## calculator
module calculator #(parameter BCDdigits = 2,parameter cols_count=4,parameter rows_count=4)(
                                                                                          input clk,rst,start,
                                                                                          output [cols_count-1:0] cols,
                                                                                          input [rows_count-1:0] rows,
                                                                                          output reg [7:0] digit1,digit2,digit3,digit4,
                                                                                          output reg sign);
For scale: ~6400 cells after synthesis, roughly 44 I/O pins, roughly 42000 um^2 of cells after synthesis.
export LEC_CHECK = 0
export ABC_AREA = 1
export CAP_MARGIN = 20
export CORE_MARGIN = 2
export CORE_UTILIZATION = 68
export CTS_CLUSTER_SIZE = 99
export PLACE_DENSITY = 0.4
export SLEW_MARGIN = 20
export TNS_END_PERCENT = 5
create_clock -name core_clock -period 46.5 [get_ports {clk}]
run.sh (not shown) runs the stock make flow with config.mk's settings and CLKGATE_MAP_FILE=.
The starting point failed in 4_1_cts on DPL-0038.
Change:
Settings changed: ABC_AREA 1 to not set, CORE_UTILIZATION 68 to 12, CTS_CLUSTER_SIZE 99 to not set, PLACE_DENSITY 0.4 to not set, TNS_END_PERCENT 5 to not set.
Clock period 46.5 ns to 116.0 ns, I/O delays scaled along.
What happened: The changed run completed with no timing, DRC or antenna violations. Area after synthesis falls by 13%. Synthesized cell count went down by 24%. Die area is higher to 4.8 times its value.

* * *

calculator again, from the RTL that the note above started with.
Design calculator, start of the top module:
module calculator #(parameter BCDdigits = 2,parameter cols_count=4,parameter rows_count=4)(
                                                                                          input clk,rst,start,
                                                                                          output [cols_count-1:0] cols,
                                                                                          input [rows_count-1:0] rows,
                                                                                          output reg [7:0] digit1,digit2,digit3,digit4,
                                                                                          output reg sign);
  wire [BCDdigits*4*2-1:0] display;
  wire [3:0]encode_data;
  wire done,ack;
  keypad_controller kpad_controller(.clk(clk), .rst(rst), .enable(start), .ack(ack),.cols(cols),.rows(rows),.encode_data(encode_data),.done(done));
  control_logic control_logic(.data(encode_data), .clk(clk), .rst(rst), .done(done), .ack(ack), .display(display),.sign(sign));
  display disp(.display_data(display[15:0]),.seven_seg_data1(digit1),.seven_seg_data2(digit2),.seven_seg_data3(digit3),.seven_seg_data4(digit4));
 endmodule
Settings: LEC_CHECK=0, ABC_AREA=1, CAP_MARGIN=5, CORE_MARGIN=2, CORE_UTILIZATION=58, CTS_CLUSTER_DIAMETER=224, MAX_ROUTING_LAYER=met4, SLEW_MARGIN=20, TNS_END_PERCENT=35; clock period 48.2 ns.
The baseline aborted during global routing.
Edit:
--- a/flow/config.mk
+++ b/flow/config.mk
@@ -8,2 +8 @@
-export ABC_AREA = 1
-export CAP_MARGIN = 5
+export CAP_MARGIN = 20
@@ -11,3 +10 @@
-export CORE_UTILIZATION = 58
-export CTS_CLUSTER_DIAMETER = 224
-export MAX_ROUTING_LAYER = met4
+export CORE_UTILIZATION = 40
@@ -15 +11,0 @@
-export TNS_END_PERCENT = 35
==> flow/constraint.sdc (replaced) <==
create_clock -name core_clock -period 48.7 [get_ports {clk}]
set_input_delay 9.7400 -clock core_clock [delete_from_list [all_inputs] [get_ports {clk}]]
set_output_delay 9.7400 -clock core_clock [all_outputs]
set_load 0.01 [all_outputs]
=> With this change the flow completed, yet does not pass: negative setup slack. Synthesized cell count drops by a quarter to a third. Die area rose by a quarter to a third. Synthesized area drops by roughly a tenth.

* * *

calculator again, from the RTL that the note above started with.
==> flow/config.mk <==
export PLATFORM = sky130hd
export DESIGN_NAME = calculator
export DESIGN_NICKNAME = calculator
export VERILOG_FILES = /design/flow/design.v
export SDC_FILE = /design/flow/constraint.sdc
export NUM_CORES = 4
export LEC_CHECK = 0
export ABC_AREA = 0
export CAP_MARGIN = 20
export CELL_PAD_IN_SITES_GLOBAL_PLACEMENT = 1
export CORE_ASPECT_RATIO = 1.14
export CORE_MARGIN = 2
export CORE_UTILIZATION = 36
export CTS_CLUSTER_DIAMETER = 235
export CTS_CLUSTER_SIZE = 63
export GPL_ROUTABILITY_DRIVEN = 1
export MAX_ROUTING_LAYER = met4
export SLEW_MARGIN = 25
export TNS_END_PERCENT = 10
==> flow/constraint.sdc <==
create_clock -name core_clock -period 140.0 [get_ports {clk}]
set_input_delay 28.0000 -clock core_clock [delete_from_list [all_inputs] [get_ports {clk}]]
set_output_delay 28.0000 -clock core_clock [all_outputs]
set_load 0.01 [all_outputs]
Edit:
- CAP_MARGIN: 20 -> 35
- CELL_PAD_IN_SITES_GLOBAL_PLACEMENT: 1 -> not set
- CORE_UTILIZATION: 36 -> 50
- CTS_CLUSTER_DIAMETER: 235 -> 156
- CTS_CLUSTER_SIZE: 63 -> 99
- GPL_ROUTABILITY_DRIVEN: 1 -> not set
- MAX_ROUTING_LAYER: met4 -> not set
- TNS_END_PERCENT: 10 -> 20
Outcome: The new run passed the timing, design-rule and antenna checks. Sequential share of layout area hardly moves. First-iteration DRC count rose by a quarter to a third. Critical path depth rose by 2. Sequential cell count does not change. Fmax rose by a few percent. Global-route usage rose by 5.8 points. Core utilization rose by 15 points. Routed wire length fell by a little under a tenth.
Edit:
- CAP_MARGIN: 35 -> 20
- CELL_PAD_IN_SITES_GLOBAL_PLACEMENT: not set -> 1
- CORE_UTILIZATION: 50 -> 30
- CTS_CLUSTER_DIAMETER: 156 -> 235
- CTS_CLUSTER_SIZE: 99 -> 63
- GPL_ROUTABILITY_DRIVEN: not set -> 1
- MAX_ROUTING_LAYER: not set -> met4
- PLACE_DENSITY_LB_ADDON: not set -> 0.13
- SLEW_MARGIN: 25 -> 20
- TNS_END_PERCENT: 20 -> 10
Global-route usage goes down by 9.8 points.
Critical path depth goes down by 2.
Final area goes up by 2.1%.
Wire length goes up by 9.7%.
Setup slack got worse by 0.76 ns.
Final cell count goes up by 11%.
Die size goes up by 66%.
Utilization goes down by 21 points.
Edit:
- CAP_MARGIN: 20 -> 5
- CORE_UTILIZATION: 30 -> 36
- MAX_ROUTING_LAYER: met4 -> not set
- PLACE_DENSITY_LB_ADDON: 0.13 -> not set
- SLEW_MARGIN: 20 -> 25
- TNS_END_PERCENT: 10 -> not set
Core utilization rises by 6.1 points.
Worst setup slack gets worse by 0.72 ns.
Non-clock buffer count is lower by 6.
Die size shrinks by 16%.
Design area fell by 1.1%.
Synthesized cell count does not change.
Routed wire length goes down by 1.1%.
Global-route usage increases by 3.1 points.
